==> run F: inputs <==
==> flow/design.v <==
`timescale 1ns/1ns
module ALU (
    input  logic clk,
    input  logic rst_n,
    input  logic [5:0] alu_op,
    input  logic word,
    input  logic [15:0] a,
    input  logic [15:0] b,
    input  logic cf_in,
    input  logic [4:0] shift_cnt,
    output logic [15:0] result
);
    logic [15:0] a_in, b_in;
    parameter ADD = 6'b000000;
    parameter SUB = 6'b000001;
    parameter CMP = 6'b000010;
    parameter INC = 6'b000011;
    parameter DEC = 6'b000100;
    parameter NEG = 6'b000101;
    parameter AND = 6'b000110;
    parameter OR = 6'b000111;
    parameter XOR = 6'b001000;
    parameter NOT = 6'b001001;
    parameter TEST = 6'b001010;
    parameter SHL = 6'b001011;
    parameter SHR = 6'b001100;
    parameter SAR = 6'b001101;
    parameter ROL = 6'b001110;
    parameter ROR = 6'b001111;
    parameter RCL = 6'b010000;
    parameter RCR = 6'b010001;
    parameter MUL = 6'b010010;
    parameter IMUL = 6'b010011;
    parameter DIV = 6'b010100;
    parameter IDIV = 6'b010101;
    always @(posedge clk or negedge rst_n) begin
        if (!rst_n) begin
            a_in <= 0;
            b_in <= 0;
        end else begin
            case(alu_op)
                ADD: begin
                    result <= a + b;
                end
                SUB: begin
                    result <= a - b;
                end
                CMP: begin
                    result <= a - b;
                end
                INC: begin
                    result <= a + 1;
                end
                DEC: begin
                    result <= a - 1;
                end
                NEG: begin
                    result <= 0 - a;
                end
                AND: begin
                    result <= a & b;
                end
                OR: begin
                    result <= a | b;
                end
                XOR: begin
                    result <= a ^ b;
                end
                NOT: begin
                    result <= ~a;
                end
                TEST: begin
                    result <= a & b;
                end
                SHL: begin
                    result <= a << shift_cnt;
                end
                SHR: begin
                    result <= a >> shift_cnt;
                end
                SAR: begin
                    result <= a >>> shift_cnt;
                end
                ROL: begin
                    result <= {a[15:0], a[15:0]};
                end
                ROR: begin
                    result <= {a[0], a[15:1]};
                end
                RCL: begin
                    result <= {a[15:0], cf_in};
                end
                RCR: begin
                    result <= {cf_in, a[15:0]};
                end
                MUL: begin
                    result <= a * b;    
                end
                IMUL: begin
                    result <= a * b;    
                end
                DIV: begin
                    result <= (b == 16'd0) ? 16'hFFFF : a / b;
                end
                IDIV: begin
                    result <= (b == 16'd0) ? 16'hFFFF : a / b;
                end
            endcase
        end
    end
endmodule
==> flow/run.sh <==
#!/bin/bash
# the make line also repeats each setting of config.mk as NAME=value (left out here)
make -C /OpenROAD-flow-scripts/flow DESIGN_CONFIG=/design/flow/config.mk WORK_HOME=/design/flow/orfs CLKGATE_MAP_FILE= finish
==> flow/config.mk <==
export PLATFORM = sky130hd
export DESIGN_NAME = ALU
export DESIGN_NICKNAME = ALU
export VERILOG_FILES = /design/flow/design.v
export SDC_FILE = /design/flow/constraint.sdc
export NUM_CORES = 4
export LEC_CHECK = 0
export CAP_MARGIN = 20
export CORE_ASPECT_RATIO = 0.79
export CORE_MARGIN = 2
export CORE_UTILIZATION = 36
export CTS_CLUSTER_SIZE = 83
export GPL_TIMING_DRIVEN = 1
export MAX_ROUTING_LAYER = met5
export SLEW_MARGIN = 20
==> flow/constraint.sdc <==
create_clock -name core_clock -period 69.8 [get_ports {clk}]
set_input_delay 13.9600 -clock core_clock [delete_from_list [all_inputs] [get_ports {clk}]]
set_output_delay 13.9600 -clock core_clock [all_outputs]
set_load 0.01 [all_outputs]
==> run D (differences from run F) <==
==> flow/config.mk (replaced) <==
export PLATFORM = sky130hd
export DESIGN_NAME = ALU
export DESIGN_NICKNAME = ALU
export VERILOG_FILES = /design/flow/design.v
export SDC_FILE = /design/flow/constraint.sdc
export NUM_CORES = 4
export LEC_CHECK = 0
export CAP_MARGIN = 20
export CORE_MARGIN = 2
export CORE_UTILIZATION = 25
export SLEW_MARGIN = 20
==> flow/constraint.sdc (replaced) <==
create_clock -name core_clock -period 52.8 [get_ports {clk}]
set_input_delay 10.5600 -clock core_clock [delete_from_list [all_inputs] [get_ports {clk}]]
set_output_delay 10.5600 -clock core_clock [all_outputs]
set_load 0.01 [all_outputs]
==> qor summary <==
|  | run F | run D |
|---|---|---|
| Result of the run | timing/DRC/antenna clean | timing/DRC/antenna clean |
| Cell internal pwr | 139 uW | 181 uW |
| Total via count after detailed routing | 17000 | 16900 |
| Routed metal-1 wirelength | 28.4 mm | 25.1 mm |
| Area post-placement | 17200 um2 | 17500 um2 |
| Tapcells | 595 | 846 |
| CP startpoint | b[6] | b[5] |
| Met3 WL post-DR | 6.78 mm | 5.01 mm |
| Average routed wire per standard cell | 22.6 um | 19.4 um |
| DP Wirelength | 47.3 mm | 44.7 mm |
| Delay of the slowest critical-path stage | 900 ps | 880 ps |
| Area growth, synth to finish | 8.84% | 10.8% |
| Required time worst endpoint | 69730 ps | 52760 ps |
| Area of the multi-input gates | 14200 um2 | 14200 um2 |
| Met1 usage in global routing | 40.2% | 23.3% |
| Gpl congestion | 0.950 | 0.978 |


==> nickel: inputs <==
RTL: the design.v shown in full above, as it stands there.
export LEC_CHECK = 0
export ABC_AREA = 1
export CAP_MARGIN = 20
export CELL_PAD_IN_SITES_GLOBAL_PLACEMENT = 3
export CORE_ASPECT_RATIO = 0.5
export CORE_MARGIN = 2
export CORE_UTILIZATION = 29
export CTS_CLUSTER_DIAMETER = 397
export CTS_CLUSTER_SIZE = 98
export GPL_ROUTABILITY_DRIVEN = 0
export HOLD_SLACK_MARGIN = -0.06
export PLACE_DENSITY_LB_ADDON = 0.19
export SLEW_MARGIN = 20
export TNS_END_PERCENT = 40
create_clock -name core_clock -period 100.0 [get_ports {clk}]
run.sh (not shown) runs the stock make flow with config.mk's settings and CLKGATE_MAP_FILE=.
==> fjord (differences from nickel) <==
ABC_AREA = default   (was 1)
CELL_PAD_IN_SITES_GLOBAL_PLACEMENT = default   (was 3)
CORE_ASPECT_RATIO = default   (was 0.5)
CORE_UTILIZATION = 58   (was 29)
CTS_CLUSTER_DIAMETER = default   (was 397)
CTS_CLUSTER_SIZE = default   (was 98)
GPL_ROUTABILITY_DRIVEN = default   (was 0)
HOLD_SLACK_MARGIN = default   (was -0.06)
PLACE_DENSITY_LB_ADDON = default   (was 0.19)
TNS_END_PERCENT = 5   (was 40)
==> flow/constraint.sdc (replaced) <==
create_clock -name core_clock -period 29.3 [get_ports {clk}]
set_input_delay 5.8600 -clock core_clock [delete_from_list [all_inputs] [get_ports {clk}]]
set_output_delay 5.8600 -clock core_clock [all_outputs]
set_load 0.01 [all_outputs]
==> delta (differences from nickel) <==
ABC_AREA = default   (was 1)
CELL_PAD_IN_SITES_GLOBAL_PLACEMENT = default   (was 3)
CORE_ASPECT_RATIO = default   (was 0.5)
CORE_UTILIZATION = 63   (was 29)
CTS_CLUSTER_DIAMETER = default   (was 397)
CTS_CLUSTER_SIZE = default   (was 98)
GPL_ROUTABILITY_DRIVEN = default   (was 0)
HOLD_SLACK_MARGIN = default   (was -0.06)
PLACE_DENSITY_LB_ADDON = default   (was 0.19)
TNS_END_PERCENT = 5   (was 40)
==> flow/constraint.sdc (replaced) <==
create_clock -name core_clock -period 29.3 [get_ports {clk}]
set_input_delay 5.8600 -clock core_clock [delete_from_list [all_inputs] [get_ports {clk}]]
set_output_delay 5.8600 -clock core_clock [all_outputs]
set_load 0.01 [all_outputs]
==> cedar (differences from nickel) <==
CELL_PAD_IN_SITES_GLOBAL_PLACEMENT = default   (was 3)
CORE_ASPECT_RATIO = default   (was 0.5)
CORE_UTILIZATION = 65   (was 29)
CTS_CLUSTER_DIAMETER = default   (was 397)
CTS_CLUSTER_SIZE = default   (was 98)
GPL_ROUTABILITY_DRIVEN = default   (was 0)
HOLD_SLACK_MARGIN = default   (was -0.06)
PLACE_DENSITY_LB_ADDON = default   (was 0.19)
TNS_END_PERCENT = 5   (was 40)
==> flow/constraint.sdc (replaced) <==
create_clock -name core_clock -period 56.3 [get_ports {clk}]
set_input_delay 11.2600 -clock core_clock [delete_from_list [all_inputs] [get_ports {clk}]]
set_output_delay 11.2600 -clock core_clock [all_outputs]
set_load 0.01 [all_outputs]
==> summary of the runs <==
- Count of clock-buffer cells in the layout is the same in fjord and nickel.
- Of nickel and fjord, fjord has the higher total power (gap about 80%, measured against fjord).
- The lowest routed wire length belongs to cedar, the highest to fjord.
- nickel finished clean. fjord finished but fails on negative setup slack. cedar went through all stages and came out clean. delta ended with an error in global routing (5_1_grt) on GRT-0232.
- In sequential power, fjord is at 3.3 times the value of nickel.
==> figures <==
	delta	cedar	fjord	nickel
Number of instances on the worst hold path	-	5	6	5
Stages on the worst setup path	-	173	121	171
Net switching power figure	-	0.180 mW	0.477 mW	0.107 mW
Cell Count, Final, Fillers Out	-	2874	3008	3306
Vias	-	17400	22500	16400
Placed cell count	2895	2870	2900	3302
Slowest stage cell, crit path	-	inv_1	o22ai_4	clkdlybuf4s50_1
Status	did not finish	finished clean	finished with violations	finished clean
Stage where the flow stopped	global routing (5_1_grt)	-	-	-
Reasons for failing layout checks	-	-	negative setup slack	-
Overall power consumption	-	0.325 mW	0.892 mW	0.189 mW
Largest driver fanout on the critical path	-	22	7	18


==> inputs of 02-25 <==
// ALU: RTL as listed in full above, without the edits since
Settings: LEC_CHECK=0, ABC_AREA=1, CAP_MARGIN=20, CORE_ASPECT_RATIO=0.92, CORE_MARGIN=2, CORE_UTILIZATION=72, CTS_CLUSTER_DIAMETER=219, CTS_CLUSTER_SIZE=83, GPL_TIMING_DRIVEN=1, MAX_ROUTING_LAYER=met5, PLACE_DENSITY=0.35, SETUP_SLACK_MARGIN=2.92, SLEW_MARGIN=20; clock period 29.6 ns.
==> 06-28 (differences from 02-25) <==
==> flow/config.mk (replaced) <==
export PLATFORM = sky130hd
export DESIGN_NAME = ALU
export DESIGN_NICKNAME = ALU
export VERILOG_FILES = /design/flow/design.v
export SDC_FILE = /design/flow/constraint.sdc
export NUM_CORES = 4
export LEC_CHECK = 0
export CAP_MARGIN = 20
export CORE_ASPECT_RATIO = 0.5
export CORE_MARGIN = 2
export CORE_UTILIZATION = 67
export CTS_CLUSTER_SIZE = 10
export SLEW_MARGIN = 20
==> flow/constraint.sdc (replaced) <==
create_clock -name core_clock -period 100.0 [get_ports {clk}]
set_input_delay 20.0000 -clock core_clock [delete_from_list [all_inputs] [get_ports {clk}]]
set_output_delay 20.0000 -clock core_clock [all_outputs]
set_load 0.01 [all_outputs]
==> 09-04 (differences from 02-25) <==
==> flow/config.mk (replaced) <==
export PLATFORM = sky130hd
export DESIGN_NAME = ALU
export DESIGN_NICKNAME = ALU
export VERILOG_FILES = /design/flow/design.v
export SDC_FILE = /design/flow/constraint.sdc
export NUM_CORES = 4
export LEC_CHECK = 0
export ABC_AREA = 1
export CAP_MARGIN = 20
export CORE_MARGIN = 2
export CORE_UTILIZATION = 52
export PLACE_DENSITY = 0.42
export SLEW_MARGIN = 20
==> flow/constraint.sdc (replaced) <==
create_clock -name core_clock -period 46.3 [get_ports {clk}]
set_input_delay 9.2600 -clock core_clock [delete_from_list [all_inputs] [get_ports {clk}]]
set_output_delay 9.2600 -clock core_clock [all_outputs]
set_load 0.01 [all_outputs]
==> 06-18 (differences from 02-25) <==
==> flow/config.mk (replaced) <==
export PLATFORM = sky130hd
export DESIGN_NAME = ALU
export DESIGN_NICKNAME = ALU
export VERILOG_FILES = /design/flow/design.v
export SDC_FILE = /design/flow/constraint.sdc
export NUM_CORES = 4
export LEC_CHECK = 0
export ABC_AREA = 1
export CAP_MARGIN = 20
export CORE_MARGIN = 2
export CORE_UTILIZATION = 56
export CTS_CLUSTER_SIZE = 98
export SLEW_MARGIN = 20
==> flow/constraint.sdc (replaced) <==
create_clock -name core_clock -period 30.4 [get_ports {clk}]
set_input_delay 6.0800 -clock core_clock [delete_from_list [all_inputs] [get_ports {clk}]]
set_output_delay 6.0800 -clock core_clock [all_outputs]
set_load 0.01 [all_outputs]
==> comparison <==
06-28 finished clean. 09-04 completed without violations. 06-18 completed without violations. 02-25 died in 5_1_grt on GRT-0232. Worst setup slack: 06-28 > 09-04 > 06-18. In count of clock-buffer cells in the layout, 06-18 and 06-28 do not differ. In area after synthesis, 09-04 and 02-25 do not differ. In 06-28 the wire length is higher than in 09-04, by about 3.5%. Of 09-04 and 06-18, 06-18 has the higher sequential power (gap 33%, measured against 06-18). Utilization: 09-04 < 06-18 < 06-28.
Power figures rest on the tool's default switching activity, not on a simulated workload.
